--- design/flow/run.sh ---
#!/bin/bash
# the make line also repeats each setting of config.mk as NAME=value (left out here)
make -C /OpenROAD-flow-scripts/flow DESIGN_CONFIG=/design/flow/config.mk WORK_HOME=/design/flow/orfs CLKGATE_MAP_FILE= finish
--- design/flow/design.v ---
module	inv (A, Y);
   input A;
   output Y;
   not u1 (Y,A);
endmodule 
module	and2 (A, B, Y);
   input A, B;
   output Y;
   and u1 (Y,A,B);
endmodule 
module	and3 (A, B, C, Y);
   input A, B,C;
   output Y;
   and u1 (Y,A,B,C);
endmodule 
module	and4 (A,B,C,D, Y);
   input A,B,C,D;
   output Y;
   and u1 (Y,A,B,C,D);
endmodule 
module	and5 (A,B,C,D,E, Y);
   input A,B,C,D,E;
   output Y;
   and u1 (Y,A,B,C,D,E);
endmodule 
module	and8 (A,B,C,D,E,F,G,H, Y);
   input A,B,C,D,E,F,G,H;
   output Y;
   and u1 (Y,A,B,C,D,E,F,G,H);
endmodule 
module	nand2 (A, B, Y);
   input A, B;
   output Y;
   nand u1 (Y,A,B);
endmodule 
module	nand3 (A, B, C, Y);
   input A, B,C;
   output Y;
   nand u1 (Y,A,B,C);
endmodule 
module	nand4 (A,B,C,D, Y);
   input A,B,C,D;
   output Y;
   nand u1 (Y,A,B,C,D);
endmodule 
module	nand5 (A,B,C,D,E, Y);
   input A,B,C,D,E;
   output Y;
   nand u1 (Y,A,B,C,D,E);
endmodule 
module	nand8 (A,B,C,D,E,F,G,H, Y);
   input A,B,C,D,E,F,G,H;
   output Y;
   nand u1 (Y,A,B,C,D,E,F,G,H);
endmodule 
module	xor2 (A, B, Y);
   input A, B;
   output Y;
   xor u1 (Y,A,B);
endmodule 
module	xor3 (A, B, C, Y);
   input A, B,C;
   output Y;
   xor u1 (Y,A,B,C);
endmodule 
module	xor4 (A,B,C,D, Y);
   input A,B,C,D;
   output Y;
   xor u1 (Y,A,B,C,D);
endmodule 
module	xor5 (A,B,C,D,E, Y);
   input A,B,C,D,E;
   output Y;
   xor u1 (Y,A,B,C,D,E);
endmodule 
module	xor8 (A,B,C,D,E,F,G,H, Y);
   input A,B,C,D,E,F,G,H;
   output Y;
   xor u1 (Y,A,B,C,D,E,F,G,H);
endmodule 
module	nor2 (A, B, Y);
   input A, B;
   output Y;
   nor u1 (Y,A,B);
endmodule 
module	or2 (A, B, Y);
   input A, B;
   output Y;
   or u1 (Y,A,B);
endmodule 
module	or8 (A,B,C,D,E,F,G,H, Y);
   input A,B,C,D,E,F,G,H;
   output Y;
   or u1 (Y,A,B,C,D,E,F,G,H);
endmodule 
module	c1908 (InDataBus, InCheckBits, InExtSynBits,
				    ContE, ContB, ContF, ContG, ContH, ContK, ContL,
				    OutDataBus, OutSynCheckBits,
				    ByteParLo, ByteParHi, UncorrError);
   input [15:0] 	InDataBus;
   output [15:0] 	OutDataBus;
   input [5:0] 	InCheckBits;
   output [5:0] 	OutSynCheckBits;
   input [3:0] 	InExtSynBits;
   input 	ContE, ContB, ContF, ContG, ContH, ContK, ContL;
   output 	ByteParLo, ByteParHi, UncorrError;
   TopLevel1908 Ckt1908(InDataBus, InCheckBits, InExtSynBits,
				    ContE, ContB, ContF, ContG, ContH, ContK, ContL,
				    OutDataBus, OutSynCheckBits,
				    ByteParLo, ByteParHi, UncorrError);
endmodule  
module TopLevel1908(InDataBus, InCheckBits, InExtSynBits,
				    ContE, ContB, ContF, ContG, ContH, ContK, ContL,
				    OutDataBus, OutSynCheckBits,
				    ByteParLo, ByteParHi, UncorrError);
   input [15:0]  InDataBus;
   input [5:0]	  InCheckBits;
   input [3:0]	  InExtSynBits;
   input		  ContE, ContB, ContF, ContG, ContH, ContK, ContL;
   output [15:0] OutDataBus;
   output [5:0]  OutSynCheckBits;
   output		  ByteParLo, ByteParHi, UncorrError;
   wire [5:0]	  SynBits, NewSynBits, Not_NewSynBits, AllExtSynBits;
   wire		  ContIntM, ContIntP, CorrectionFlag;
   wire		  CorrectionFlagLo, CorrectionFlagHi;
   wire		  InDBParityLo, InDBParityHi;
   wire [15:0]	  DecodedSyn;
   wire [11:0]	  ProductSyn;
   SyndromeGenerator M1(InDataBus, InCheckBits, ContB, ContG, ContH,
			SynBits, InDBParityLo, InDBParityHi);
   ModifySyndrome M2(SynBits, InExtSynBits, InCheckBits, ContE, ContG, ContH,
		     NewSynBits, Not_NewSynBits, AllExtSynBits,
		     ContIntM, ContIntP);
   SyndromeDecode M3(NewSynBits, Not_NewSynBits, ContIntM, ContIntP,
		     ContE, ContB, ContF, ContG, ContH, ContK, ContL,
		     DecodedSyn, ProductSyn,
		     CorrectionFlag, CorrectionFlagLo, CorrectionFlagHi);
   DataBusCorrect M4(InDataBus, DecodedSyn, OutDataBus);
   SynCheckGenerator M5(SynBits, AllExtSynBits, CorrectionFlag, ContE, ContF, ContB,
			OutSynCheckBits);
   ByteParity M6(InDBParityHi, InCheckBits[3], CorrectionFlagHi, ContB, ContL,
		 ByteParHi);
   ByteParity M7(InDBParityLo, InCheckBits[5], CorrectionFlagLo, ContB, ContK,
		 ByteParLo);
   UncorrErrorGenerator M8(ProductSyn, Not_NewSynBits, CorrectionFlagHi, CorrectionFlagLo,
			   InCheckBits[1], InCheckBits[4],			   
			   ContE, ContF, ContB, ContG, ContH, ContIntM, ContIntP,
			   UncorrError);
endmodule  
module SyndromeGenerator(InDataBus, InCheckBits, ContB, ContG, ContH,
				    SynBits, InDBParityLo, InDBParityHi);
   input [15:0] InDataBus;
   input [5:0]	 InCheckBits;
   input		 ContB, ContG, ContH;
   output [5:0] SynBits;
   output		 InDBParityLo, InDBParityHi;
   wire         line0, line1, line2, line3, line4, line5, line6, line7, line8, line9, line10, 
                   line11, line12, line13, line14, line15, line16, line17, line18, line19, line20,
                   line21, line22, line23, line24, line25, line26, line27, line28, line29, line30, 
                   line31, line32, line33, line34, line35, line36, line37, line38, line39, line40,
                   line41, line42, line43, line44, line45, line46, line47, line48, line49, line50, 
                   line51, line52, line53, line54, line55, line56, line57, line58, line59, line60,
                   line61, line62, line63, line64, line65, line66, line67, line68, line69, line70, 
                   line71, line72, line73, line74, line75, line76, line77, line78, line79,
                   line80, line81, line82, line83, line84, line85, line86, line87, line88, line89, 
                   line90, line91, line92, line93;
  wire         Not_ContB, Not_ContH;
  wire         temp0, temp1, temp2, temp3, temp4, temp5;
   wire [15:0]	 NotInDataBus;
   inv UM1_0( .A(ContB), .Y(Not_ContB) );
   inv UM1_1( .A(ContH), .Y(Not_ContH) );
   and3 UM1_2( .A(InCheckBits[0]), .B(ContG), .C(Not_ContB), .Y(temp0) );
   and3 UM1_3( .A(InCheckBits[1]), .B(Not_ContH), .C(Not_ContB), .Y(temp1) );
   and3 UM1_4( .A(InCheckBits[2]), .B(Not_ContH), .C(Not_ContB), .Y(temp2) );
   and2 UM1_5( .A(InCheckBits[3]), .B(Not_ContB), .Y(temp3) );
   and3 UM1_6( .A(InCheckBits[4]), .B(ContG), .C(Not_ContB), .Y(temp4) );
   and2 UM1_7( .A(InCheckBits[5]), .B(Not_ContB), .Y(temp5) );
   inv UM1_8( .A(InDataBus[0]), .Y(NotInDataBus[0]) ),
      UM1_9( .A(InDataBus[1]), .Y(NotInDataBus[1]) ),
      UM1_10( .A(InDataBus[2]), .Y(NotInDataBus[2]) ),
      UM1_11( .A(InDataBus[3]), .Y(NotInDataBus[3]) ),
      UM1_12( .A(InDataBus[4]), .Y(NotInDataBus[4]) ),
      UM1_13( .A(InDataBus[5]), .Y(NotInDataBus[5]) ),
      UM1_14( .A(InDataBus[6]), .Y(NotInDataBus[6]) ),
      UM1_15( .A(InDataBus[7]), .Y(NotInDataBus[7]) ),
      UM1_16( .A(InDataBus[8]), .Y(NotInDataBus[8]) ),
      UM1_17( .A(InDataBus[9]), .Y(NotInDataBus[9]) ),
      UM1_18( .A(InDataBus[10]), .Y(NotInDataBus[10]) ),
      UM1_19( .A(InDataBus[11]), .Y(NotInDataBus[11]) ),
      UM1_20( .A(InDataBus[12]), .Y(NotInDataBus[12]) ),
      UM1_21( .A(InDataBus[13]), .Y(NotInDataBus[13]) ),
      UM1_22( .A(InDataBus[14]), .Y(NotInDataBus[14]) ),
      UM1_23( .A(InDataBus[15]), .Y(NotInDataBus[15]) );
   xor2 UM1_46( .A(NotInDataBus[7]), .B(NotInDataBus[5]), .Y(line46) );
   xor2 UM1_47( .A(line46), .B(NotInDataBus[2]), .Y(line47) );
   xor2 UM1_48( .A(NotInDataBus[14]), .B(NotInDataBus[9]), .Y(line48) );
   xor2 UM1_49( .A(line48), .B(NotInDataBus[11]), .Y(line49) );
   xor2 UM1_50( .A(line47), .B(line49), .Y(line50) );
   xor2 UM1_51( .A(line50), .B(temp0), .Y(SynBits[0]) );
   xor2 UM1_38( .A(NotInDataBus[8]), .B(NotInDataBus[13]), .Y(line38) );
   xor2 UM1_39( .A(line38), .B(NotInDataBus[15]), .Y(line39) );
   xor2 UM1_40( .A(NotInDataBus[14]), .B(temp1), .Y(line40) );
   xor2 UM1_41( .A(line40), .B(NotInDataBus[10]), .Y(line41) );
   xor2 UM1_42( .A(line39), .B(line41), .Y(line42) );
   xor2 UM1_43( .A(NotInDataBus[7]), .B(NotInDataBus[4]), .Y(line43) );
   xor2 UM1_44( .A(line43), .B(NotInDataBus[1]), .Y(line44) );
   xor2 UM1_45( .A(line42), .B(line44), .Y(SynBits[1]) );
   xor2 UM1_24( .A(NotInDataBus[0]), .B(temp2), .Y(line24) );
   xor2 UM1_25( .A(NotInDataBus[12]), .B(NotInDataBus[11]), .Y(line25) );
   xor2 UM1_26( .A(line25), .B(NotInDataBus[10]), .Y(line26) );
   inv UM1_27( .A(line26), .Y(line27) );
   xor2 UM1_28( .A(NotInDataBus[15]), .B(NotInDataBus[14]), .Y(line28) );
   xor2 UM1_29( .A(line28), .B(NotInDataBus[9]), .Y(line29) );
   xor2 UM1_30( .A(line27), .B(line29), .Y(line30) );
   xor2 UM1_31( .A(NotInDataBus[6]), .B(NotInDataBus[5]), .Y(line31) );
   xor2 UM1_32( .A(line31), .B(NotInDataBus[4]), .Y(line32) );
   inv UM1_33( .A(line32), .Y(line33) );
   xor2 UM1_34( .A(line30), .B(line33), .Y(line34) );
   inv UM1_35( .A(line34), .Y(line35) );
   inv UM1_36( .A(line24), .Y(line36) );
   xor2 UM1_37( .A(line36), .B(line35), .Y(SynBits[2]) );
   xor2 UM1_76( .A(NotInDataBus[3]), .B(NotInDataBus[13]), .Y(line76) );
   xor2 UM1_77( .A(line76), .B(temp3), .Y(line77) );
   xor2 UM1_78( .A(NotInDataBus[2]), .B(NotInDataBus[1]), .Y(line78) );
   xor2 UM1_79( .A(line78), .B(NotInDataBus[0]), .Y(line79) );
   xor2 UM1_80( .A(NotInDataBus[15]), .B(NotInDataBus[14]), .Y(line80) );
   xor2 UM1_81( .A(line80), .B(NotInDataBus[9]), .Y(line81) );
   inv UM1_82( .A(line81), .Y(line82) );
   xor2 UM1_83( .A(line79), .B(line82), .Y(line83) );
   xor2 UM1_84( .A(line83), .B(line27), .Y(line84) );
   inv UM1_85( .A(line84), .Y(line85) );
   xor2 UM1_86( .A(line77), .B(line85), .Y(SynBits[3]) );
   xor2 UM1_52( .A(NotInDataBus[8]), .B(NotInDataBus[13]), .Y(line52) );
   xor2 UM1_53( .A(line52), .B(NotInDataBus[15]), .Y(line53) );
   inv UM1_54( .A(line53), .Y(line54) );
   xor2 UM1_55( .A(NotInDataBus[9]), .B(NotInDataBus[6]), .Y(line55) );
   xor2 UM1_56( .A(line55), .B(NotInDataBus[3]), .Y(line56) );
   inv UM1_57( .A(line56), .Y(line57) );
   xor2 UM1_58( .A(line54), .B(line57), .Y(line58) );
   xor2 UM1_59( .A(temp4), .B(NotInDataBus[12]), .Y(line59) );
   inv UM1_60( .A(line59), .Y(line60) );
   xor2 UM1_61( .A(line58), .B(line60), .Y(SynBits[4]) );
   xor2 UM1_62( .A(line29), .B(NotInDataBus[8]), .Y(line62) );
   xor2 UM1_63( .A(line62), .B(temp5), .Y(line63) );
   inv UM1_64( .A(line63), .Y(line64) );
   xor2 UM1_65( .A(NotInDataBus[2]), .B(NotInDataBus[1]), .Y(line65) );
   xor2 UM1_66( .A(line65), .B(NotInDataBus[0]), .Y(line66) );
   inv UM1_67( .A(line66), .Y(line67) );
   xor2 UM1_68( .A(NotInDataBus[6]), .B(NotInDataBus[5]), .Y(line68) );
   xor2 UM1_69( .A(line68), .B(NotInDataBus[4]), .Y(line69) );
   xor2 UM1_70( .A(line67), .B(line69), .Y(line70) );
   xor2 UM1_71( .A(NotInDataBus[7]), .B(NotInDataBus[3]), .Y(line71) );
   inv UM1_72( .A(line71), .Y(line72) );
   xor2 UM1_73( .A(line70), .B(line72), .Y(line73) );
   xor2 UM1_74( .A(line64), .B(line73), .Y(line74) );
   inv UM1_75( .A(line74), .Y(SynBits[5]) );
   xor2 UM1_87( .A(line67), .B(line69), .Y(line87) );
   xor2 UM1_88( .A(line87), .B(line72), .Y(InDBParityLo) );
   xor2 UM1_89( .A(NotInDataBus[12]), .B(NotInDataBus[11]), .Y(line89) );
   xor2 UM1_90( .A(line89), .B(NotInDataBus[10]), .Y(line90) );
   xor2 UM1_91( .A(line82), .B(line90), .Y(line91) );
   xor2 UM1_92( .A(NotInDataBus[13]), .B(NotInDataBus[8]), .Y(line92) );
   inv UM1_93( .A(line92), .Y(line93) );
   xor2 UM1_94( .A(line91), .B(line93), .Y(InDBParityHi) );
endmodule  
module ModifySyndrome(SynBits, InExtSynBits, InCheckBits, ContE, ContG, ContH,
				  NewSynBits, Not_NewSynBits, AllExtSynBits,
				  ContIntM, ContIntP);
   input [5:0]	 SynBits;
   input [3:0]	 InExtSynBits;
   input [5:0]	 InCheckBits;
   input		 ContE, ContG, ContH;
   output [5:0] NewSynBits, Not_NewSynBits, AllExtSynBits;
   output		 ContIntM, ContIntP;
   wire         Not_ContE, Not_ContH;
   wire         temp0, temp1, temp2, temp3, temp4, temp5, line7, line10;
   inv  UM2_0( .A(ContE), .Y(Not_ContE) );
   and2 UM2_1( .A(SynBits[0]), .B(Not_ContE), .Y(temp0) ),
        UM2_2( .A(SynBits[1]), .B(Not_ContE), .Y(temp1) ),
        UM2_3( .A(SynBits[2]), .B(Not_ContE), .Y(temp2) ),
        UM2_4( .A(SynBits[3]), .B(Not_ContE), .Y(temp3) ),
        UM2_5( .A(SynBits[4]), .B(Not_ContE), .Y(temp4) ),
        UM2_6( .A(SynBits[5]), .B(Not_ContE), .Y(temp5) );
   assign AllExtSynBits[3:0] = InExtSynBits[3:0];
   nand2 UM2_7( .A(ContG), .B(Not_ContE), .Y(line7) );
   and2 UM2_8( .A(InCheckBits[0]), .B(line7), .Y(AllExtSynBits[4]) );
   inv  UM2_9( .A(ContH), .Y(Not_ContH) );
   nand2 UM2_10( .A(Not_ContH), .B(Not_ContE), .Y(line10) );
   and2 UM2_11( .A(line10), .B(InCheckBits[2]), .Y(AllExtSynBits[5]) );
   nand2 UM2_12( .A(InCheckBits[1]), .B(line10), .Y(ContIntM) );
   nand2 UM2_13( .A(InCheckBits[4]), .B(line7), .Y(ContIntP) );
   xor2  UM2_14( .A(temp0), .B(AllExtSynBits[0]), .Y(NewSynBits[0]) ),
        UM2_15( .A(temp1), .B(AllExtSynBits[1]), .Y(NewSynBits[1]) ),
        UM2_16( .A(temp2), .B(AllExtSynBits[2]), .Y(NewSynBits[2]) ),
        UM2_17( .A(temp3), .B(AllExtSynBits[3]), .Y(NewSynBits[3]) ),
        UM2_18( .A(temp4), .B(AllExtSynBits[4]), .Y(NewSynBits[4]) ),
        UM2_19( .A(temp5), .B(AllExtSynBits[5]), .Y(NewSynBits[5]) );
   inv  UM2_20( .A(NewSynBits[0]), .Y(Not_NewSynBits[0]) ),
        UM2_21( .A(NewSynBits[1]), .Y(Not_NewSynBits[1]) ),
        UM2_22( .A(NewSynBits[2]), .Y(Not_NewSynBits[2]) ),
        UM2_23( .A(NewSynBits[3]), .Y(Not_NewSynBits[3]) ),
        UM2_24( .A(NewSynBits[4]), .Y(Not_NewSynBits[4]) ),
        UM2_25( .A(NewSynBits[5]), .Y(Not_NewSynBits[5]) );
endmodule  
module SyndromeDecode(NewSynBits, Not_NewSynBits, ContIntM, ContIntP,
				  ContE, ContB, ContF, ContG, ContH, ContK, ContL,
				  DecodedSyn, ProductSyn,
				  CorrectionFlag, CorrectionFlagLo, CorrectionFlagHi);
   input [5:0]	  NewSynBits, Not_NewSynBits;
   input		  ContIntM, ContIntP;
   input		  ContE, ContB, ContF, ContG, ContH, ContK, ContL;
   output [15:0] DecodedSyn;
   output [11:0] ProductSyn;
   output		  CorrectionFlag, CorrectionFlagLo, CorrectionFlagHi;
   wire         line0, line1, line2, line3, line4, line5, line6, line7;
   wire         Not_ContK, Not_ContL, Not_ContB, NotGH, ContIntLo, ContIntHi;
   inv  UM3_0( .A(ContK), .Y(Not_ContK) );
   inv  UM3_1( .A(ContL), .Y(Not_ContL) );  
   inv  UM3_2( .A(ContB), .Y(Not_ContB) );
   nand2 UM3_3( .A(ContG), .B(ContH), .Y(NotGH) );
   nand4 UM3_4( .A(Not_ContK), .B(ContE), .C(ContB), .D(NotGH), .Y(line4) );
   nand3 UM3_5( .A(ContF), .B(Not_ContB), .C(NotGH), .Y(line5) );
   nand2 UM3_6( .A(line4), .B(line5), .Y(ContIntLo) );
   nand4 UM3_7( .A(Not_ContL), .B(ContE), .C(ContB), .D(NotGH), .Y(line7) );
   nand2 UM3_8( .A(line7), .B(line5), .Y(ContIntHi) );
   and2 UM3_9 ( .A(ContIntM), .B(NewSynBits[5]), .Y(ProductSyn[0]) ),
       UM3_10( .A(Not_NewSynBits[0]), .B(Not_NewSynBits[1]), .Y(ProductSyn[1]) ),
       UM3_11( .A(Not_NewSynBits[4]), .B(Not_NewSynBits[2]), .Y(ProductSyn[2]) ),
       UM3_12( .A(Not_NewSynBits[0]), .B(NewSynBits[1]), .Y(ProductSyn[3]) ),
       UM3_13( .A(NewSynBits[0]), .B(Not_NewSynBits[1]), .Y(ProductSyn[4]) ),
       UM3_14( .A(NewSynBits[4]), .B(Not_NewSynBits[2]), .Y(ProductSyn[5]) ),
       UM3_15( .A(ContIntP), .B(Not_NewSynBits[3]), .Y(ProductSyn[6]) ),
       UM3_16( .A(NewSynBits[4]), .B(NewSynBits[2]), .Y(ProductSyn[7]) ),
       UM3_17( .A(ContIntM), .B(Not_NewSynBits[5]), .Y(ProductSyn[8]) ),
       UM3_18( .A(Not_NewSynBits[4]), .B(NewSynBits[2]), .Y(ProductSyn[9]) ),
       UM3_19( .A(ContIntP), .B(NewSynBits[3]), .Y(ProductSyn[10]) ),
       UM3_20( .A(NewSynBits[0]), .B(NewSynBits[1]), .Y(ProductSyn[11]) );
   and5 UM3_21( .A(ProductSyn[0]), .B(ProductSyn[10]), .C(ProductSyn[9]),
			.D(ProductSyn[1]), .E(ContIntLo), .Y(DecodedSyn[0]) ),
       UM3_22( .A(ProductSyn[0]), .B(ProductSyn[10]), .C(ProductSyn[2]),
			.D(ProductSyn[3]), .E(ContIntLo), .Y(DecodedSyn[1]) ),
       UM3_23( .A(ProductSyn[0]), .B(ProductSyn[10]), .C(ProductSyn[2]),
			.D(ProductSyn[4]), .E(ContIntLo), .Y(DecodedSyn[2]) ),
       UM3_24( .A(ProductSyn[0]), .B(ProductSyn[10]), .C(ProductSyn[5]),
			.D(ProductSyn[1]), .E(ContIntLo), .Y(DecodedSyn[3]) ),
       UM3_25( .A(ProductSyn[0]), .B(ProductSyn[6]), .C(ProductSyn[9]),
			.D(ProductSyn[3]), .E(ContIntLo), .Y(DecodedSyn[4]) ),
       UM3_26( .A(ProductSyn[0]), .B(ProductSyn[6]), .C(ProductSyn[9]),
			.D(ProductSyn[4]), .E(ContIntLo), .Y(DecodedSyn[5]) ),
       UM3_27( .A(ProductSyn[0]), .B(ProductSyn[6]), .C(ProductSyn[7]),
			.D(ProductSyn[1]), .E(ContIntLo), .Y(DecodedSyn[6]) ),
       UM3_28( .A(ProductSyn[0]), .B(ProductSyn[6]), .C(ProductSyn[2]),
			.D(ProductSyn[11]), .E(ContIntLo), .Y(DecodedSyn[7]) ),
       UM3_29( .A(ProductSyn[0]), .B(ProductSyn[6]), .C(ProductSyn[5]),
			.D(ProductSyn[3]), .E(ContIntHi), .Y(DecodedSyn[8]) ),
       UM3_30( .A(ProductSyn[0]), .B(ProductSyn[10]), .C(ProductSyn[7]),
			.D(ProductSyn[4]), .E(ContIntHi), .Y(DecodedSyn[9]) ),
       UM3_31( .A(ProductSyn[8]), .B(ProductSyn[10]), .C(ProductSyn[9]),
			.D(ProductSyn[3]), .E(ContIntHi), .Y(DecodedSyn[10]) ),
       UM3_32( .A(ProductSyn[8]), .B(ProductSyn[10]), .C(ProductSyn[9]),
			.D(ProductSyn[4]), .E(ContIntHi), .Y(DecodedSyn[11]) ),
       UM3_33( .A(ProductSyn[8]), .B(ProductSyn[10]), .C(ProductSyn[7]),
			.D(ProductSyn[1]), .E(ContIntHi), .Y(DecodedSyn[12]) ),
       UM3_34( .A(ProductSyn[8]), .B(ProductSyn[10]), .C(ProductSyn[5]),
			.D(ProductSyn[3]), .E(ContIntHi), .Y(DecodedSyn[13]) ),
       UM3_35( .A(ProductSyn[0]), .B(ProductSyn[10]), .C(ProductSyn[9]),
			.D(ProductSyn[11]), .E(ContIntHi), .Y(DecodedSyn[14]) ),
       UM3_36( .A(ProductSyn[0]), .B(ProductSyn[10]), .C(ProductSyn[7]),
			.D(ProductSyn[3]), .E(ContIntHi), .Y(DecodedSyn[15]) );
   or8 UM3_37( .A(DecodedSyn[0]), .B(DecodedSyn[1]), .C(DecodedSyn[2]),
			.D(DecodedSyn[3]), .E(DecodedSyn[4]), .F(DecodedSyn[5]),
			.G(DecodedSyn[6]), .H(DecodedSyn[7]), .Y(CorrectionFlagLo) );
   or8 UM3_38( .A(DecodedSyn[8]), .B(DecodedSyn[9]), .C(DecodedSyn[10]),
			.D(DecodedSyn[11]), .E(DecodedSyn[12]), .F(DecodedSyn[13]),
			.G(DecodedSyn[14]), .H(DecodedSyn[15]), .Y(CorrectionFlagHi) );
   or2 UM3_39( .A(CorrectionFlagLo), .B(CorrectionFlagHi), .Y(CorrectionFlag) );
endmodule  
module DataBusCorrect(InDataBus, DecodedSyn, OutDataBus);
   input [15:0]  InDataBus, DecodedSyn;
   output [15:0] OutDataBus;
   xor2 UM4_0( .A(InDataBus[0]), .B(DecodedSyn[0]), .Y(OutDataBus[0]) ),
      UM4_1( .A(InDataBus[1]), .B(DecodedSyn[1]), .Y(OutDataBus[1]) ),
      UM4_2( .A(InDataBus[2]), .B(DecodedSyn[2]), .Y(OutDataBus[2]) ),
      UM4_3( .A(InDataBus[3]), .B(DecodedSyn[3]), .Y(OutDataBus[3]) ),
      UM4_4( .A(InDataBus[4]), .B(DecodedSyn[4]), .Y(OutDataBus[4]) ),
      UM4_5( .A(InDataBus[5]), .B(DecodedSyn[5]), .Y(OutDataBus[5]) ),
      UM4_6( .A(InDataBus[6]), .B(DecodedSyn[6]), .Y(OutDataBus[6]) ),
      UM4_7( .A(InDataBus[7]), .B(DecodedSyn[7]), .Y(OutDataBus[7]) ),
      UM4_8( .A(InDataBus[8]), .B(DecodedSyn[8]), .Y(OutDataBus[8]) ),
      UM4_9( .A(InDataBus[9]), .B(DecodedSyn[9]), .Y(OutDataBus[9]) ),
      UM4_10( .A(InDataBus[10]), .B(DecodedSyn[10]), .Y(OutDataBus[10]) ),
      UM4_11( .A(InDataBus[11]), .B(DecodedSyn[11]), .Y(OutDataBus[11]) ),
      UM4_12( .A(InDataBus[12]), .B(DecodedSyn[12]), .Y(OutDataBus[12]) ),
      UM4_13( .A(InDataBus[13]), .B(DecodedSyn[13]), .Y(OutDataBus[13]) ),
      UM4_14( .A(InDataBus[14]), .B(DecodedSyn[14]), .Y(OutDataBus[14]) ),
      UM4_15( .A(InDataBus[15]), .B(DecodedSyn[15]), .Y(OutDataBus[15]) );
endmodule  
module SynCheckGenerator(SynBits, AllExtSynBits, CorrectionFlag, ContE,
					ContF, ContB, OutSynCheckBits);
   input [5:0]	 SynBits, AllExtSynBits;
   input		 CorrectionFlag;
   input		 ContE, ContF, ContB;
   output [5:0] OutSynCheckBits;
   wire         Not_ContF;
   inv  UM5_0( .A(ContF), .Y(Not_ContF) );
   SynCheckSlice UM5_1(SynBits[0], AllExtSynBits[0], CorrectionFlag, ContE,
				   Not_ContF, ContB, OutSynCheckBits[0]),
                 UM5_2(SynBits[1], AllExtSynBits[1], CorrectionFlag, ContE,
				   Not_ContF, ContB, OutSynCheckBits[1]),
                 UM5_3(SynBits[2], AllExtSynBits[2], CorrectionFlag, ContE,
				   Not_ContF, ContB, OutSynCheckBits[2]),
                 UM5_4(SynBits[3], AllExtSynBits[3], CorrectionFlag, ContE,
				   Not_ContF, ContB, OutSynCheckBits[3]),
                 UM5_5(SynBits[4], AllExtSynBits[4], CorrectionFlag, ContE,
				   Not_ContF, ContB, OutSynCheckBits[4]),
                 UM5_6(SynBits[5], AllExtSynBits[5], CorrectionFlag, ContE,
				   Not_ContF, ContB, OutSynCheckBits[5]);
endmodule  
module SynCheckSlice(SynBits_i, AllExtSynBits_i, CorrectionFlag, ContE,
				 NotContF, ContB, OutSynCheckBits_i);
   input	SynBits_i, AllExtSynBits_i;
   input	CorrectionFlag;
   input	ContE, NotContF, ContB;
   output	OutSynCheckBits_i;
   wire         line0, line1, line2 ;
   and3 SCS_0( .A(AllExtSynBits_i), .B(ContE), .C(CorrectionFlag), .Y(line0) );
   xor2  SCS_1( .A(SynBits_i), .B(line0), .Y(line1) );
   nand2 SCS_2( .A(NotContF), .B(ContB), .Y(line2) );
   and2 SCS_3( .A(line2), .B(line1), .Y(OutSynCheckBits_i) );
endmodule  
module ByteParity (InDBParity_N, InCheckBit_N, CorrectionFlag_N, ContB, Cont_N,
			    ByteParity_N);
   input	InDBParity_N, InCheckBit_N, CorrectionFlag_N;
   input	ContB, Cont_N;
   output	ByteParity_N;
   wire         line0, line1, line2, line3, line4, line5, line6, line7, line8;
   wire         Not_Cont_N, Not_ContB, Not_InDBParity_N;
   inv UM6_7_0( .A(ContB), .Y(Not_ContB) ),
      UM6_7_1( .A(Cont_N), .Y(Not_Cont_N) ),
      UM6_7_2( .A(InDBParity_N), .Y(Not_InDBParity_N) );
   nand2 UM6_7_3( .A(ContB), .B(Not_Cont_N), .Y(line3) );
   and2 UM6_7_4( .A(line3), .B(Not_InDBParity_N), .Y(line4) );
   and2 UM6_7_5( .A(CorrectionFlag_N), .B(Not_ContB), .Y(line5) );
   xor2  UM6_7_6( .A(line5), .B(line4), .Y(line6) );
   nand2 UM6_7_7( .A(InCheckBit_N), .B(Cont_N), .Y(line7) );
   and2 UM6_7_8( .A(line7), .B(ContB), .Y(line8) );
   xor2  UM6_7_9( .A(line6), .B(line8), .Y(ByteParity_N) );
endmodule  
module UncorrErrorGenerator (ProductSyn, Not_NewSynBits, CorrectionFlagHi, CorrectionFlagLo,
			     InCheckBit1, InCheckBit4,
			     ContE,ContF, ContB, ContG, ContH, ContIntM, ContIntP,
			     UncorrError);
   input [11:0]	ProductSyn;
   input [5:0]	Not_NewSynBits;
   input	InCheckBit1, InCheckBit4;	
   input	CorrectionFlagHi, CorrectionFlagLo;
   input	ContE, ContF, ContB, ContG, ContH, ContIntM, ContIntP;
   output	UncorrError;
   wire		 UESignal, ErrorFREE;
   wire         line0, line1, line2, line3, line4, line5, line6, line7, line8, line9,
		line10, line11, line12, line13, line14, line15, line16, line17, line18;
   wire         Not_ContH, Not_ContE, Not_ContB, Not_ContF, NotM, NotP, NotGH, ContIntUE, NotCorrFlagHi, NotCorrFlagLo;
   inv  UM8_0( .A(ContH), .Y(Not_ContH) ),
        UM8_1( .A(ContE), .Y(Not_ContE) ),
        UM8_2( .A(ContB), .Y(Not_ContB) ),
        UM8_3( .A(ContF), .Y(Not_ContF) ),
        UM8_4( .A(ContIntM), .Y(NotM) ),
        UM8_5( .A(ContIntP), .Y(NotP) );
   nand2 UM8_6( .A(ContG), .B(ContH), .Y(NotGH) );
   and3 UM8_7( .A(ContF), .B(Not_ContB), .C(NotGH), .Y(ContIntUE) );
   UEGen UM8_8(ProductSyn, ContIntUE, NotM, NotP, Not_NewSynBits[3], Not_NewSynBits[5],
	       UESignal);
   nand2 UM8_9( .A(Not_ContH), .B(Not_ContE), .Y(line9) ),
         UM8_10( .A(InCheckBit1), .B(line9), .Y(line10) ),
         UM8_11( .A(ContG), .B(Not_ContE), .Y(line11) ),
         UM8_12( .A(InCheckBit4), .B(line11), .Y(line12 ) );
   nand8 UM8_13( .A(Not_NewSynBits[0]), .B(Not_NewSynBits[1]), .C(Not_NewSynBits[2]),
		 .D(Not_NewSynBits[3]), .E(Not_NewSynBits[4]), .F(Not_NewSynBits[5]),
		 .G(line10), .H(line12), .Y(ErrorFREE) );
   inv  UM8_14( .A(CorrectionFlagHi), .Y(NotCorrFlagHi) ),
        UM8_15( .A(CorrectionFlagLo), .Y(NotCorrFlagLo) );
   and3 UM8_16( .A(NotCorrFlagLo), .B(NotCorrFlagHi), .C(UESignal), .Y(line16) );
   and4 UM8_17( .A(Not_ContB), .B(ErrorFREE), .C(ContF), .D(line16), .Y(line17) );
   and3 UM8_18( .A(Not_ContB), .B(ErrorFREE), .C(Not_ContF), .Y(line18) );
   nor2 UM8_19( .A(line18), .B(line17), .Y(UncorrError) );
endmodule  
module UEGen(ProductSyn, ContIntUE, NotM, NotP, NotNewSynBit3, NotNewSynBit5,
		   UESignal);
   input [11:0] ProductSyn;
   input	ContIntUE, NotM, NotP, NotNewSynBit3, NotNewSynBit5;
   output	UESignal;
   wire line0, line1, line2, line3, line4, line5, line6, line7, line8, line9;
   and2 UEG_0( .A(NotP), .B(NotNewSynBit3), .Y(line0) ),
        UEG_1( .A(NotM), .B(NotNewSynBit5), .Y(line1) );
   nand5 UEG_2( .A(ProductSyn[0]), .B(ProductSyn[6]), .C(ProductSyn[2]),
		.D(ProductSyn[1]), .E(ContIntUE), .Y(line2) ),
         UEG_3( .A(ProductSyn[8]), .B(ProductSyn[10]), .C(ProductSyn[2]),
		.D(ProductSyn[1]), .E(ContIntUE), .Y(line3) ),
         UEG_4( .A(ProductSyn[8]), .B(ProductSyn[6]), .C(ProductSyn[9]),
		.D(ProductSyn[1]), .E(ContIntUE), .Y(line4) ),
         UEG_5( .A(ProductSyn[8]), .B(ProductSyn[6]), .C(ProductSyn[2]),
		.D(ProductSyn[3]), .E(ContIntUE), .Y(line5) ),
         UEG_6( .A(ProductSyn[8]), .B(ProductSyn[6]), .C(ProductSyn[2]),
		.D(ProductSyn[4]), .E(ContIntUE), .Y(line6) ),
         UEG_7( .A(ProductSyn[8]), .B(ProductSyn[6]), .C(ProductSyn[5]),
		.D(ProductSyn[1]), .E(ContIntUE), .Y(line7) ),
         UEG_8( .A(ProductSyn[8]), .B(line0), .C(ProductSyn[2]),
		.D(ProductSyn[1]), .E(ContIntUE), .Y(line8) ),
         UEG_9( .A(line1), .B(ProductSyn[6]), .C(ProductSyn[2]),
	        .D(ProductSyn[1]), .E(ContIntUE), .Y(line9) );
   and8 UEG_10( .A(line2), .B(line3), .C(line4), .D(line5), .E(line6),
		.F(line7), .G(line8), .H(line9), .Y(UESignal) );
endmodule  
module error_correction # (
    parameter puf_sig_length     = 256,
    parameter ipid_N             = 16
)
(
    input                                clk,
    input                                rst_n,
    input        [1:0]                   pcm_instruction,
    input        [puf_sig_length-1:0]    pcm_puf_in,
    input                                pcm_puf_in_valid,
    input        [$clog2(ipid_N)-1:0]    pcm_ipid_number,
    output logic [puf_sig_length-1:0]    pcm_puf_out,
    output logic                         pcm_puf_out_valid,
    output logic                         pcm_S_c  
);  
typedef enum logic [1:0] {IDLE, PROVISION_ID, CORRECT_SIG} state_t;
state_t state_r; 
logic [(6*(puf_sig_length/16))-1:0] parity_bits [0:ipid_N-1];
wire [puf_sig_length-1:0] temp_corrected_out; 
genvar j;
generate
    for (j =0; j < puf_sig_length/16; j++) begin
        error_module errorX (.data(pcm_puf_in[((j+1)*16)-1:j*16]), .parity(parity_bits[pcm_ipid_number][((j+1)*6)-1:j*6]), .corrected_out(temp_corrected_out[((j+1)*16)-1:j*16]));
    end 
endgenerate 
always @(posedge clk) begin
    if (state_r == PROVISION_ID && pcm_puf_in_valid) begin
        for (int i = 0; i < puf_sig_length/16; i++) begin
            parity_bits[pcm_ipid_number][0+(6*i)] <= pcm_puf_in[2+(16*i)] ^ pcm_puf_in[5+(16*i)] ^ pcm_puf_in[7+(16*i)] ^ pcm_puf_in[9+(16*i)] ^ pcm_puf_in[11+(16*i)] ^ pcm_puf_in[14+(16*i)];
            parity_bits[pcm_ipid_number][1+(6*i)] <= pcm_puf_in[1+(16*i)] ^ pcm_puf_in[4+(16*i)] ^ pcm_puf_in[7+(16*i)] ^ pcm_puf_in[8+(16*i)] ^ pcm_puf_in[10+(16*i)] ^ pcm_puf_in[13+(16*i)] ^ pcm_puf_in[14+(16*i)] ^ pcm_puf_in[15+(16*i)];
            parity_bits[pcm_ipid_number][2+(6*i)] <= pcm_puf_in[0+(16*i)] ^ pcm_puf_in[4+(16*i)] ^ pcm_puf_in[5+(16*i)] ^ pcm_puf_in[6+(16*i)] ^ pcm_puf_in[9+(16*i)] ^ pcm_puf_in[10+(16*i)] ^ pcm_puf_in[11+(16*i)] ^ pcm_puf_in[12+(16*i)] ^ pcm_puf_in[14+(16*i)] ^ pcm_puf_in[15+(16*i)];
            parity_bits[pcm_ipid_number][3+(6*i)] <= pcm_puf_in[0+(16*i)] ^ pcm_puf_in[1+(16*i)] ^ pcm_puf_in[2+(16*i)] ^ pcm_puf_in[3+(16*i)] ^ pcm_puf_in[4+(16*i)] ^ pcm_puf_in[9+(16*i)] ^ pcm_puf_in[10+(16*i)] ^ pcm_puf_in[11+(16*i)] ^ pcm_puf_in[12+(16*i)] ^ pcm_puf_in[13+(16*i)] ^ pcm_puf_in[14+(16*i)] ^ pcm_puf_in[15+(16*i)];
            parity_bits[pcm_ipid_number][4+(6*i)] <= pcm_puf_in[3+(16*i)] ^ pcm_puf_in[6+(16*i)] ^ pcm_puf_in[8+(16*i)] ^ pcm_puf_in[9+(16*i)] ^ pcm_puf_in[12+(16*i)]  ^ pcm_puf_in[13+(16*i)] ^ pcm_puf_in[15+(16*i)];
            parity_bits[pcm_ipid_number][5+(6*i)] <= pcm_puf_in[0+(16*i)] ^ pcm_puf_in[1+(16*i)] ^ pcm_puf_in[2+(16*i)] ^ pcm_puf_in[3+(16*i)] ^ pcm_puf_in[4+(16*i)] ^ pcm_puf_in[5+(16*i)] ^ pcm_puf_in[6+(16*i)] ^ pcm_puf_in[7+(16*i)] ^ pcm_puf_in[8+(16*i)] ^ pcm_puf_in[9+(16*i)] ^ pcm_puf_in[14+(16*i)] ^ pcm_puf_in[15+(16*i)];                 
        end 
    end
end
always @(posedge clk, negedge rst_n) begin
    if (~rst_n) begin
        state_r <= IDLE; 
        pcm_puf_out_valid <= 0;
        pcm_puf_out <= 0; 
        pcm_S_c <= 0; 
    end 
    else begin
        case (state_r) 
            IDLE : begin
                pcm_S_c <= 0; 
                pcm_puf_out_valid <= 0;
                pcm_puf_out_valid <= 0;
                if (pcm_instruction == 2'b01) begin
                    state_r <= PROVISION_ID; 
                end 
                else if (pcm_instruction == 2'b10) begin
                    state_r <= CORRECT_SIG; 
                end 
            end 
            PROVISION_ID : begin  
                if (pcm_puf_in_valid) begin 
                    pcm_S_c <= 1; 
                    if (pcm_instruction == 2'b00) begin 
                        state_r <= IDLE; 
                        pcm_S_c <= 0; 
                    end 
                end 
            end 
            CORRECT_SIG : begin
                pcm_puf_out <= temp_corrected_out; 
                pcm_puf_out_valid <= 1;
                if (pcm_instruction == 2'b00) begin
                    state_r <= IDLE; 
                end 
            end 
        endcase 
    end 
end 
endmodule 
module error_module (
    input   [15:0]  data, 
    input   [5:0]   parity, 
    output logic [15:0]  corrected_out
    );
	wire ContG = 1'b1;
	wire ContH = 1'b0;
	wire ContB = 1'b0;
	wire ContE = 1'b0;
	wire ContF = 1'b1;
	wire ContK = 1'b1;
	wire ContL = 1'b1;
    wire ByteParLo1, ByteParHi1;
	wire UncorrError1;
    wire [5 :0] OutSynCheckBits;
	c1908 error_correction_1 (.InDataBus(data), .InCheckBits(parity), .InExtSynBits(4'b0000), 
	.ContE(ContE), .ContB(ContB), .ContF(ContF), .ContG(ContG), .ContH(ContH), .ContK(ContK), .ContL(ContL),
	.OutDataBus(corrected_out), .ByteParLo(ByteParLo1), .ByteParHi(ByteParHi1), .UncorrError(UncorrError1),
	.OutSynCheckBits(OutSynCheckBits));
endmodule
--- design/flow/constraint.sdc ---
create_clock -name core_clock -period 2.15 [get_ports {clk}]
set_input_delay 0.4300 -clock core_clock [delete_from_list [all_inputs] [get_ports {clk}]]
set_output_delay 0.4300 -clock core_clock [all_outputs]
set_load 0.01 [all_outputs]
--- design/flow/config.mk ---
export PLATFORM = sky130hd
export DESIGN_NAME = error_correction
export DESIGN_NICKNAME = error_correction
export VERILOG_FILES = /design/flow/design.v
export SDC_FILE = /design/flow/constraint.sdc
export NUM_CORES = 4
export LEC_CHECK = 0
export CAP_MARGIN = 20
export CORE_MARGIN = 2
export CORE_UTILIZATION = 70
export CTS_CLUSTER_SIZE = 37
export HOLD_SLACK_MARGIN = 0.29
export SETUP_SLACK_MARGIN = 0.63
export SLEW_MARGIN = 20
==> run summary, run 1 <==
run metrics: fraction of post-synthesis cell area in the top cell type by area=57.2%, dominant cell type by area after synthesis=sky130_fd_sc_hd__edfxtp_1, share of synthesized cell area in and, or, nand and nor gates=5.62%, floorplan die area=118000 um^2, cell area after technology mapping=80600 um^2, H-Tree Depth=4, Fail Step=global routing (5_1_grt), pre-CTS WS=-1450 ps, root buffer selected by CTS=sky130_fd_sc_hd__clkbuf_16, result of the run=aborted with a tool error, Seq/Total Area, Yosys=65.4%, Site Rows=124, Num CTS Buffers=174, Synth Register Bits=1797, die boundary width=343 um, comb area leader=multiplexers, Initial Utilization=70.6%, routability congestion estimate from global placement=0.935, Overflow after GRT=490, Std-Cell Core Area=114000 um^2, IO buf count=522, number of clock sinks=1797, Top-Level Pins=523, top cells by count=sky130_fd_sc_hd__edfxtp_1 (1536), sky130_fd_sc_hd__mux4_2 (431), sky130_fd_sc_hd__xnor2_1 (405), sky130_fd_sc_hd__dfrtp_1 (260), sky130_fd_sc_hd__nor2_1 (249), first error=[ERROR GRT-0116] Global routing finished with congestion. Check the congestion regions in the DRC Viewer., height of the chip=343 um, count of placed standard cells including taps=7399, overall fraction of global-route tracks in use=77.1%, Adders+Majority by Area=0.0466%, Post-synth EDFFs=1536, post-synthesis chip area from yosys=80600 um^2, post-synthesis cell count=4461, biggest area cells=sky130_fd_sc_hd__edfxtp_1 (57%), sky130_fd_sc_hd__mux4_2 (12%), sky130_fd_sc_hd__dfrtp_1 (8.1%), Netlist cell types=73, asr flop ratio synth=14.5%, area fraction in mux cells=13.5%, Max Buffers Root-to-Sink=3, number of standard cells reported by yosys=4461, DP HPWL=160 mm, number of warning messages in the yosys log=1, mean area per synthesized cell=18.1 um^2, Post-synth top flop=sky130_fd_sc_hd__edfxtp_1, number of nets at floorplan=4729, post-synthesis cell type with the largest instance count=sky130_fd_sc_hd__edfxtp_1, yosys aoi share=3.03%, xor/xnor cell area share of the yosys netlist=10.7%
routing by layer:
metal  overflow  global-route usage (%)
met5          5                    20.6
met3         34                    60.3
met2        240                    95.2
met1         15                    78.7
met4        196                    74.9
through the flow:
| stage | area [um^2] | total power, mW | hold WS [ps] |
|---|---|---|---|
| after floorplan | 80800 | 62.2 | 134 |
| after global placement | 97400 | 78.1 | 352 |
| after detailed placement | 97400 | 79.9 | 351 |
| after CTS | 109000 | 121 | 300 |
what timing repair did:
item                        CTS
cloned                        5
hold endpoints to repair    274
gates resized               876
setup endpoints to repair  3331
setup buffers               100
pin swaps                   444
hold buffers                 15
==> run 2: changes to the inputs <==
- ABC_AREA: unset -> 0
- CORE_ASPECT_RATIO: unset -> 0.91
- CORE_UTILIZATION: 70 -> 66
- CTS_CLUSTER_SIZE: 37 -> 52
- GPL_ROUTABILITY_DRIVEN: unset -> 0
- HOLD_SLACK_MARGIN: 0.29 -> unset
- PLACE_DENSITY: unset -> 0.56
- SETUP_SLACK_MARGIN: 0.63 -> 0.66
- SLEW_MARGIN: 20 -> 10
- clock period: 2.15 -> 2.3 ns (I/O delays scaled with it)
==> run 2 against run 1 <==
Effect of this change:
- the layout now fails its checks (setup timing)
- synthesized cell count unchanged
- die area increased by 6.0%
- area after synthesis did not move
==> run summary, run 2 <==
fresh numbers from the pnr run: result of the run=failed layout checks, checks that blocked a clean result=setup timing, total routed wirelength=344 mm, Pint=78.4 mW, Overflow after GRT=0, clock edge transition at the registers on the reported setup and hold paths=70 ps, Worst Reg-to-Reg Cells=7, RSZ-0062 raised after global routing=yes, detailed-router iteration count before antenna repair=10, count of antenna-violating nets left after detailed routing=0, post-synthesis chip area from yosys=80600 um^2, origin of the worst setup path=parity_bits[0][25]$_DFFE_PP_, number of DRC violations after detailed routing=0, most repeated library cell on the critical path=sky130_fd_sc_hd__mux4_2, area fraction in mux cells=13.5%, top cells by count=sky130_fd_sc_hd__edfxtp_1 (1536), sky130_fd_sc_hd__mux4_2 (431), sky130_fd_sc_hd__xnor2_1 (405), sky130_fd_sc_hd__dfrtp_1 (260), sky130_fd_sc_hd__nor2_1 (249), Worst path max stage delay=630 ps, depth of the critical timing path with buffers and inverters included=7, placed cell areas=97300 um^2, Adders+Majority by Area=0.0466%, post-synthesis cell count=4461, worst setup path endpoint=pcm_puf_out[69]$_DFFE_PN0P_, Seq/Total Area, Yosys=65.4%, number of DRC markers after the initial detailed-route iteration=11500, peak ir drop on the vdd network=1.23 mV, number of fill cells=3417, Critical Path End Type=flip-flop, die boundary width=370 um, Site Rows=122, total power consumption of the routed design=122 mW, dominant cell type by area after synthesis=sky130_fd_sc_hd__edfxtp_1, number of nets at floorplan=4729, Top-Level Pins=523, comb area leader=multiplexers, share of synthesized cell area in and, or, nand and nor gates=5.62%, fraction of post-synthesis cell area in the top cell type by area=57.2%, xor/xnor cell area share of the yosys netlist=10.7%, worst min-delay path endpoint=pcm_puf_out[255]$_DFFE_PN0P_, setup ws final=-1210 ps, slew at the pin with the worst max-slew slack=861 ps, average vias per placed instance=7.80, Synth Register Bits=1797, power dissipated in the clock network=30.2 mW, tally of max-capacitance violations=0, cells along the critical path=mux4_2 -> mux4_2 -> xnor2_4 -> nand4b_1 -> buf_4 -> o21ai_0 -> a31oi_1, total net switching power=43.8 mW, Initial Utilization=66.4%, Tmin final=3510 ps, FF-to-FF End=pcm_puf_out[69]$_DFFE_PN0P_, highest clock rate=285 MHz, final layout net count=6538, share of the clock period used by the worst path after layout=153%, post-synthesis cell type with the largest instance count=sky130_fd_sc_hd__edfxtp_1, critical path arrival=4190 ps, group drawing the most power=combinational logic, asr flop ratio synth=14.5%, Max Buffers Root-to-Sink=3, reported leakage power=40.3 nW, routed vias=62800, Netlist cell types=73, global-route wire length before repair=402 mm, combinational power share=39.7%, height of the chip=337 um, number of pins with negative max-slew slack in the final report=0, mean area per synthesized cell=18.1 um^2, Std-Cell Core Area=121000 um^2, largest net degree at the start of global routing=83, classification of the worst-slack hold path=input port to flip-flop, DP HPWL=149 mm, depth of the worst hold-timing path=3, portion of total power attributed to the clock network=24.7%, post-route cell area=111000 um^2, TritonCTS clock tree=built, reg-to-reg critical path startpoint=parity_bits[0][25]$_DFFE_PP_, buffers and inverters on the worst path=1, required arrival time at the worst endpoint=2980 ps, worst-path fanout max=9, Clock Latency Late Sink=860 ps, biggest area cells=sky130_fd_sc_hd__edfxtp_1 (57%), sky130_fd_sc_hd__mux4_2 (12%), sky130_fd_sc_hd__dfrtp_1 (8.1%), Comb group=48.5 mW, Post-Route Skew=49.0 ps, number of standard cells reported by yosys=4461, Max-slew headroom=42.6%, IO buf count=522, total sequential power=43.6 mW, number of global-route vias before repair=58300, floorplan die area=125000 um^2, count of warning messages emitted by the tools=35, Post-synth EDFFs=1536, root buffer selected by CTS=sky130_fd_sc_hd__clkbuf_16, cell with the largest stage delay on the worst path=sky130_fd_sc_hd__mux4_2, H-Tree Depth=4, Final Setup Violations=339, critical hold path startpoint=pcm_puf_in[255], launching element type of the critical path=flip-flop, sequential share of power=35.7%, yosys aoi share=3.03%, sw frac=35.8%, worst setup path class=flip-flop to flip-flop, slack of the worst reg-to-reg path=-1210 ps, hold violation total from the final report=0, Num CTS Buffers=170, Area Growth Syn to Fin=37.4%, number of warning messages in the yosys log=1, number of antenna violations at the first check in global routing=24, pre-CTS WS=-1350 ps, number of clock sinks=1797, cell area after technology mapping=80600 um^2, Post-synth top flop=sky130_fd_sc_hd__edfxtp_1, overall fraction of global-route tracks in use=45.1%, family of cells with the greatest summed delay on the critical path=multiplexers, Avg WL per Cell=42.7 um, PD cells=1100 nW/um^2
-- run 2: metrics by stage --
step / utilization [%] / std cells / TNS, ps / hold WS [ps]
4_1_cts: 88.6 / 7931 / -89810 / 121
6_report: 91.3 / 8053 / -173220 / 196
5_1_grt: 91.2 / 8043 / -179910 / 198
3_3_place_gp: 80.2 / 7489 / -876440 / 466
3_5_place_dp: 80.2 / 7489 / -944770 / 465
2_1_floorplan: - / 4461 / -3414650 / 164
-- run 2: repair_timing --
item                                   in CTS  in global routing
cloned                                      5                  6
buffers inserted                          120                 87
endpoints found under the hold margin      44                  0
hold buffers                                1                  0
setup endpoints to repair                2906               3312
resized                                  1079                470
pin swaps                                 426                317
-- run 2: layer usage --
metal  vias to the layer above  wire length (um)  track usage (%)
met5                         -               586                0
met4                        30             41100             26.2
met3                      3037             50700             10.4
met2                      8140            155000             74.4
met1                     30200             97000             55.5
li1                      21400                 -                -
-- run 2: area by class of cell --
type                            count  area [um^2]  area share (%)
Sequential cell                  1797        52700            47.6
Multi-Input combinational cell   2447        31800            28.7
Timing Repair Buffer             1844        18500            16.7
Clock buffer                      213         4590            4.15
Tap cell                         1612         2020            1.82
Clock inverter                    103          983           0.888
Antenna cell                       27         67.6          0.0610
Inverter                           10         42.5          0.0384
==> run 3: changes to the inputs <==
- ABC_AREA: 0 -> unset
- CORE_ASPECT_RATIO: 0.91 -> unset
- CORE_UTILIZATION: 66 -> 61
- CTS_CLUSTER_SIZE: 52 -> 35
- GPL_ROUTABILITY_DRIVEN: 0 -> unset
- MAX_ROUTING_LAYER: unset -> met4
- PLACE_DENSITY: 0.56 -> 0.6
- SETUP_SLACK_MARGIN: 0.66 -> unset
- SLEW_MARGIN: 10 -> 20
- clock period: 2.3 -> 5.0 ns (I/O delays scaled with it)
==> run 3 against run 2 <==
Effect of this change:
- now clean on timing, DRC and antenna
- worst hold slack better by 29 ps
- final area is 15% lower
- clock power is 58% lower
- clock skew is 28 ps lower
- area after synthesis stayed put
- critical endpoint is now pcm_puf_out[68]$_DFFE_PN0P_
- non-clock buffer count is 1168 lower
- largest cell class unchanged
- critical path depth is 2 higher
- first-iteration DRC count is 61% lower
- highest routed layer is now met4
- count of clock-buffer cells in the layout is 14 higher
- power is 64% lower
- core utilization is 19 points lower
- synthesized cell count stayed put
==> run summary, run 3 <==
fresh numbers from the pnr run: result of the run=finished clean, die boundary width=367 um, group drawing the most power=sequential cells, count of warning messages emitted by the tools=40, Post-Route Skew=21.1 ps, Top-Level Pins=523, root buffer selected by CTS=sky130_fd_sc_hd__clkbuf_16, peak ir drop on the vdd network=0.366 mV, Seq/Total Area, Yosys=65.4%, worst setup path class=input port to flip-flop, Synth Register Bits=1797, Post-synth EDFFs=1536, detailed-router iteration count before antenna repair=5, number of DRC violations after detailed routing=0, power dissipated in the clock network=12.7 mW, Worst path max stage delay=550 ps, cells along the critical path=buf_8 -> buf_4 -> mux4_2 -> mux4_2 -> xnor2_1 -> nand2b_1 -> or3_1 -> or3_1 -> a31oi_1, floorplan die area=135000 um^2, number of nets at floorplan=4729, Overflow after GRT=0, Initial Utilization=61.4%, global-route wire length before repair=291 mm, Std-Cell Core Area=131000 um^2, depth of the critical timing path with buffers and inverters included=9, share of synthesized cell area in and, or, nand and nor gates=5.62%, total sequential power=19.8 mW, FF-to-FF End=pcm_puf_out[68]$_DFFE_PN0P_, area occupied by multi-input gates=26800 um^2, family of cells with the greatest summed delay on the critical path=multiplexers, number of clock sinks=1797, overall fraction of global-route tracks in use=30.1%, number of standard cells reported by yosys=4461, reported leakage power=31.8 nW, worst setup path endpoint=pcm_puf_out[68]$_DFFE_PN0P_, Adders+Majority by Area=0.0466%, yosys aoi share=3.03%, fraction of post-synthesis cell area in the top cell type by area=57.2%, asr flop ratio synth=14.5%, largest net degree at the start of global routing=196, reg-to-reg critical path startpoint=parity_bits[0][26]$_DFFE_PP_, IO buf count=522, xor/xnor cell area share of the yosys netlist=10.7%, H-Tree Depth=4, top cells by count=sky130_fd_sc_hd__edfxtp_1 (1536), sky130_fd_sc_hd__mux4_2 (431), sky130_fd_sc_hd__xnor2_1 (405), sky130_fd_sc_hd__dfrtp_1 (260), sky130_fd_sc_hd__nor2_1 (249), buffers and inverters on the worst path=2, final layout net count=5375, Max-slew headroom=28.0%, slew at the pin with the worst max-slew slack=1080 ps, combinational power share=26.2%, area fraction in mux cells=13.5%, utilization after layout=71.8%, Pint=31.2 mW, launching element type of the critical path=input port, number of hold buffers added after CTS=0, TritonCTS clock tree=built, slack of the worst reg-to-reg path=2010 ps, post-synthesis cell count=4461, average vias per placed instance=6.31, comb area leader=multiplexers, height of the chip=367 um, Netlist cell types=73, number of global-route vias before repair=44300, share of the clock period used by the worst path after layout=76.0%, routability congestion estimate from global placement=0.890, Site Rows=133, number of warning messages in the yosys log=1, biggest area cells=sky130_fd_sc_hd__edfxtp_1 (57%), sky130_fd_sc_hd__mux4_2 (12%), sky130_fd_sc_hd__dfrtp_1 (8.1%), Final Setup Violations=0, Post-synth top flop=sky130_fd_sc_hd__edfxtp_1, clock edge transition at the registers on the reported setup and hold paths=60 ps, cell with the largest stage delay on the worst path=sky130_fd_sc_hd__buf_8, critical path arrival=4520 ps, post-cts repair resize count=0, Clock Latency Late Sink=810 ps, Hold Slack=224 ps, total routed wirelength=195 mm, Tmin final=3800 ps, number of pins with negative max-slew slack in the final report=0, post-synthesis chip area from yosys=80600 um^2, worst-path fanout max=55, required arrival time at the worst endpoint=5720 ps, number of DRC markers after the initial detailed-route iteration=4530, tally of max-capacitance violations=0, post-synthesis cell type with the largest instance count=sky130_fd_sc_hd__edfxtp_1, Max Buffers Root-to-Sink=3, count of antenna-violating nets left after detailed routing=0, Critical Path End Type=flip-flop, origin of the worst setup path=pcm_ipid_number[0], Avg WL per Cell=27.8 um, dominant cell type by area after synthesis=sky130_fd_sc_hd__edfxtp_1, highest clock rate=263 MHz, number of antenna violations at the first check in global routing=15, Comb group=11.6 mW, Num CTS Buffers=177, hold violation total from the final report=0, number of buffers added for setup after CTS=0, routed vias=44300, register cell area after layout=52700 um^2, classification of the worst-slack hold path=input port to asynchronous set/reset pin, sw frac=29.4%, PD cells=468 nW/um^2, Area Growth Syn to Fin=17.1%, post-route cell area=94300 um^2, mean area per synthesized cell=18.1 um^2, sequential share of power=45.0%, DP HPWL=116 mm, total net switching power=13.0 mW, count of placed standard cells including taps=6681, cell area after technology mapping=80600 um^2, Worst Reg-to-Reg Cells=7, placed cell areas=88600 um^2, RSZ-0062 raised after global routing=no, final instance count without filler cells=7019, portion of total power attributed to the clock network=28.8%, number of fill cells=8153
==> run 3: metal layers <==
layer | up-vias | wire (um) | GRT usage, % | share of wire (%)
li1 | 19100 | - | - | -
met4 | 0 | 3740 | 7.01 | 1.9
met3 | 267 | 12900 | 4.41 | 6.6
met5 | - | 0 | - | 0
met1 | 23200 | 81300 | 42.6 | 42
met2 | 1667 | 97300 | 47.1 | 50
==> run 3: layout make-up <==
| class | count | area share (%) |
|---|---|---|
| diodes | 14 | 0.0371 |
| clock buffers | 227 | 5.08 |
| clock inverters | 95 | 0.769 |
| inverters | 10 | 0.0398 |
| multi-input cells | 2445 | 28.4 |
| flip-flops and latches | 1797 | 55.8 |
| well taps | 1755 | 2.33 |
| repair buffers | 676 | 7.46 |
==> run 3: metrics by stage <==
stage | setup TNS [ps] | power (mW) | setup WS [ps]
global placement | 0 | 31.4 | 456
floorplan | -833040 | 26.8 | -805
global route | 0 | 46.0 | 989
CTS | 0 | 44.3 | 1230
finish | 0 | 44.1 | 1200
detailed placement | 0 | 31.6 | 400
==> run 4: changes to the inputs <==
- CORE_UTILIZATION: 61 -> 70
- CTS_CLUSTER_DIAMETER: unset -> 216
- CTS_CLUSTER_SIZE: 35 -> 34
- MAX_ROUTING_LAYER: met4 -> unset
- PLACE_DENSITY: 0.6 -> unset
- clock period: 5.0 -> 2.15 ns (I/O delays scaled with it)
==> run 4 against run 3 <==
Effect of this change:
- die area is 13% lower
- synthesized cell count stayed put
- the flow now stops in global routing (5_1_grt)
- area after synthesis stayed put
==> run summary, run 4 <==
run metrics: result of the run=aborted with a tool error, Fail Step=global routing (5_1_grt), first error=[ERROR GRT-0232] Routing congestion too high. Check the congestion heatmap in the GUI., Std-Cell Core Area=114000 um^2, IO buf count=522, floorplan die area=118000 um^2, fraction of post-synthesis cell area in the top cell type by area=57.2%, root buffer selected by CTS=sky130_fd_sc_hd__clkbuf_16, Post-synth EDFFs=1536, Num CTS Buffers=58, area fraction in mux cells=13.5%, Adders+Majority by Area=0.0466%, number of standard cells reported by yosys=4461, asr flop ratio synth=14.5%, share of synthesized cell area in and, or, nand and nor gates=5.62%, Overflow after GRT=304, number of nets at floorplan=4729, cell area after technology mapping=80600 um^2, mean area per synthesized cell=18.1 um^2, comb area leader=multiplexers, height of the chip=343 um, Top-Level Pins=523, yosys aoi share=3.03%, Synth Register Bits=1797, dominant cell type by area after synthesis=sky130_fd_sc_hd__edfxtp_1, Initial Utilization=70.6%, Max Buffers Root-to-Sink=3, overall fraction of global-route tracks in use=75.8%, die boundary width=343 um, Post-synth top flop=sky130_fd_sc_hd__edfxtp_1, post-synthesis cell count=4461, number of warning messages in the yosys log=1, post-synthesis chip area from yosys=80600 um^2, routability congestion estimate from global placement=0.935, biggest area cells=sky130_fd_sc_hd__edfxtp_1 (57%), sky130_fd_sc_hd__mux4_2 (12%), sky130_fd_sc_hd__dfrtp_1 (8.1%), Site Rows=124, post-synthesis cell type with the largest instance count=sky130_fd_sc_hd__edfxtp_1, number of clock sinks=1797, Seq/Total Area, Yosys=65.4%, top cells by count=sky130_fd_sc_hd__edfxtp_1 (1536), sky130_fd_sc_hd__mux4_2 (431), sky130_fd_sc_hd__xnor2_1 (405), sky130_fd_sc_hd__dfrtp_1 (260), sky130_fd_sc_hd__nor2_1 (249), Netlist cell types=73, xor/xnor cell area share of the yosys netlist=10.7%, H-Tree Depth=2, DP HPWL=160 mm
[run 4: timing repair]
item                                   CTS
hold buffers                             1
resized                                874
cloned                                   6
pin swaps                              446
endpoints found under the hold margin  164
buffers inserted                       107
setup endpoints to repair              530
[run 4: stage by stage]
stage	cell area [um^2]	setup WS, ps	cells	total power, mW	hold slack, ps
after floorplan	80800	-2470	4461	62.2	134
after CTS	104000	-711	7611	102	159
after detailed placement	97400	-1450	7399	79.9	351
after global placement	97400	-1320	7399	78.1	352
[run 4: metal layers]
| metal | GRT usage [%] | overflow |
|---|---|---|
| met1 | 76.7 | 5 |
| met2 | 94.0 | 155 |
| met3 | 58.6 | 6 |
| met4 | 75.7 | 132 |
| met5 | 16.7 | 6 |
==> run 5: changes to the inputs <==
- CORE_UTILIZATION: 70 -> 53
- CTS_CLUSTER_DIAMETER: 216 -> unset
- CTS_CLUSTER_SIZE: 34 -> unset
- SETUP_SLACK_MARGIN: unset -> -0.25
- clock period: 2.15 -> 3.31 ns (I/O delays scaled with it)
==> run 5 against run 4 <==
Effect of this change:
- now clean on timing, DRC and antenna
- area after synthesis unchanged
- synthesized cell count did not move
- die area grew 32%
==> run summary, run 5 <==
fresh numbers from the pnr run: area occupied by multi-input gates=26900 um^2, Netlist cell types=73, Num CTS Buffers=185, global-route wire length before repair=311 mm, count of warning messages emitted by the tools=34, asr flop ratio synth=14.5%, Overflow after GRT=0, most repeated library cell on the critical path=sky130_fd_sc_hd__mux4_2, Top-Level Pins=523, setup ws final=233 ps, power dissipated in the clock network=20.7 mW, worst setup path class=input port to flip-flop, Adders+Majority by Area=0.0466%, RSZ-0062 raised after global routing=no, combinational power share=28.6%, total net switching power=20.6 mW, Max Buffers Root-to-Sink=3, dominant cell type by area after synthesis=sky130_fd_sc_hd__edfxtp_1, TritonCTS clock tree=built, xor/xnor cell area share of the yosys netlist=10.7%, pre-CTS WS=-535 ps, H-Tree Depth=4, Post-synth EDFFs=1536, hold violation total from the final report=0, count of antenna-violating nets left after detailed routing=0, Pint=50.4 mW, top cells by count=sky130_fd_sc_hd__edfxtp_1 (1536), sky130_fd_sc_hd__mux4_2 (431), sky130_fd_sc_hd__xnor2_1 (405), sky130_fd_sc_hd__dfrtp_1 (260), sky130_fd_sc_hd__nor2_1 (249), Initial Utilization=53.2%, comb area leader=multiplexers, routed vias=46300, height of the chip=394 um, portion of total power attributed to the clock network=29.1%, tally of max-capacitance violations=0, Site Rows=143, number of fill cells=10500, count of placed standard cells including taps=7673, yosys aoi share=3.03%, largest net degree at the start of global routing=153, Avg WL per Cell=26.0 um, reported leakage power=35.8 nW, cell with the largest stage delay on the worst path=sky130_fd_sc_hd__mux4_2, sw frac=29.0%, launching element type of the critical path=input port, reg-to-reg critical path startpoint=parity_bits[7][50]$_DFFE_PP_, number of pins with negative max-slew slack in the final report=0, highest clock rate=325 MHz, worst setup path endpoint=pcm_puf_out[132]$_DFFE_PN0P_, final layout net count=6099, slew at the pin with the worst max-slew slack=1030 ps, sequential share of power=42.3%, floorplan die area=155000 um^2, placed cell areas=95300 um^2, number of warning messages in the yosys log=1, required arrival time at the worst endpoint=3960 ps, Post-synth top flop=sky130_fd_sc_hd__edfxtp_1, IO buf count=522, post-synthesis cell type with the largest instance count=sky130_fd_sc_hd__edfxtp_1, Synth Register Bits=1797, Seq/Total Area, Yosys=65.4%, routed metal-1 wire length=89.7 mm, share of synthesized cell area in and, or, nand and nor gates=5.62%, number of DRC violations after detailed routing=0, origin of the worst setup path=pcm_ipid_number[0], number of DRC markers after the initial detailed-route iteration=3627, peak ir drop on the vdd network=0.517 mV, mean area per synthesized cell=18.1 um^2, routability congestion estimate from global placement=0.883, biggest area cells=sky130_fd_sc_hd__edfxtp_1 (57%), sky130_fd_sc_hd__mux4_2 (12%), sky130_fd_sc_hd__dfrtp_1 (8.1%), detailed-router iteration count before antenna repair=9, post-synthesis chip area from yosys=80600 um^2, result of the run=finished clean, register cell area after layout=52700 um^2, metal3 WL=9.86 mm, cell area after technology mapping=80600 um^2, FF-to-FF End=pcm_puf_out[132]$_DFFE_PN0P_, post-synthesis cell count=4461, Worst path max stage delay=540 ps, slack of the worst reg-to-reg path=290 ps, Std-Cell Core Area=151000 um^2, Final Setup Violations=0, total routed wirelength=208 mm, number of buffers added for setup after CTS=0, critical path arrival=3730 ps, clock edge transition at the registers on the reported setup and hold paths=60 ps, number of global-route vias before repair=47600, Max-slew headroom=31.3%, Critical Path End Type=flip-flop, Comb group=20.3 mW, root buffer selected by CTS=sky130_fd_sc_hd__clkbuf_16, number of clock sinks=1797, number of nets at floorplan=4729, cells along the critical path=buf_8 -> buf_12 -> mux4_2 -> mux4_2 -> xnor3_1 -> nand2b_1 -> buf_4 -> nor4_1 -> xnor2_1 -> a21oi_1, depth of the critical timing path with buffers and inverters included=10, met2 wire len=105 mm, classification of the worst-slack hold path=input port to asynchronous set/reset pin, Area Growth Syn to Fin=26.1%, Worst Reg-to-Reg Cells=8, highest signal layer in the routed design=met5, Tmin final=3080 ps, Clock Latency Late Sink=820 ps, share of the clock period used by the worst path after layout=93.0%, PD cells=699 nW/um^2, DP HPWL=138 mm, total sequential power=30.0 mW, average vias per placed instance=5.78, total negative slack=0 ps, family of cells with the greatest summed delay on the critical path=multiplexers, buffers and inverters on the worst path=3, number of antenna violations at the first check in global routing=1, group drawing the most power=sequential cells, Post-Route Skew=27.9 ps, post-route cell area=102000 um^2, overall fraction of global-route tracks in use=26.9%, # diodes=0, number of standard cells reported by yosys=4461, die boundary width=394 um, worst-path fanout max=16, fraction of post-synthesis cell area in the top cell type by area=57.2%, area fraction in mux cells=13.5%, final instance count without filler cells=8017
==> run 5: repair_timing <==
action                                 in CTS  in global routing
gates resized                               0                  0
endpoints found under the hold margin      53                  0
hold buffers                                1                  0
==> run 5: area by class of cell <==
type / count / share of cell area (%)
repair buffers: 1392 / 13.2
clock inverters: 111 / 1.07
flip-flops and latches: 1797 / 51.8
well taps: 2030 / 2.50
clock buffers: 232 / 4.89
inverters: 10 / 0.0370
multi-input cells: 2445 / 26.4
==> run 5: per-layer routing <==
| metal | GRT usage (%) | vias up |
|---|---|---|
| met5 | 0 | - |
| met4 | 5.64 | 2 |
| met3 | 3.39 | 223 |
| met2 | 45.3 | 1342 |
| met1 | 38.3 | 24100 |
| li1 | - | 20600 |
==> run 5: stage by stage <==
stage | hold slack (ps) | util (%) | total power [mW]
floorplan | 366 | - | 40.4
global placement | 458 | 63.0 | 50.3
detailed placement | 467 | 63.0 | 50.6
CTS | 440 | 67.0 | 71.3
global route | 490 | 67.1 | 74.0
finish | 463 | 67.1 | 71.0
Power and IR drop assume default switching activity.
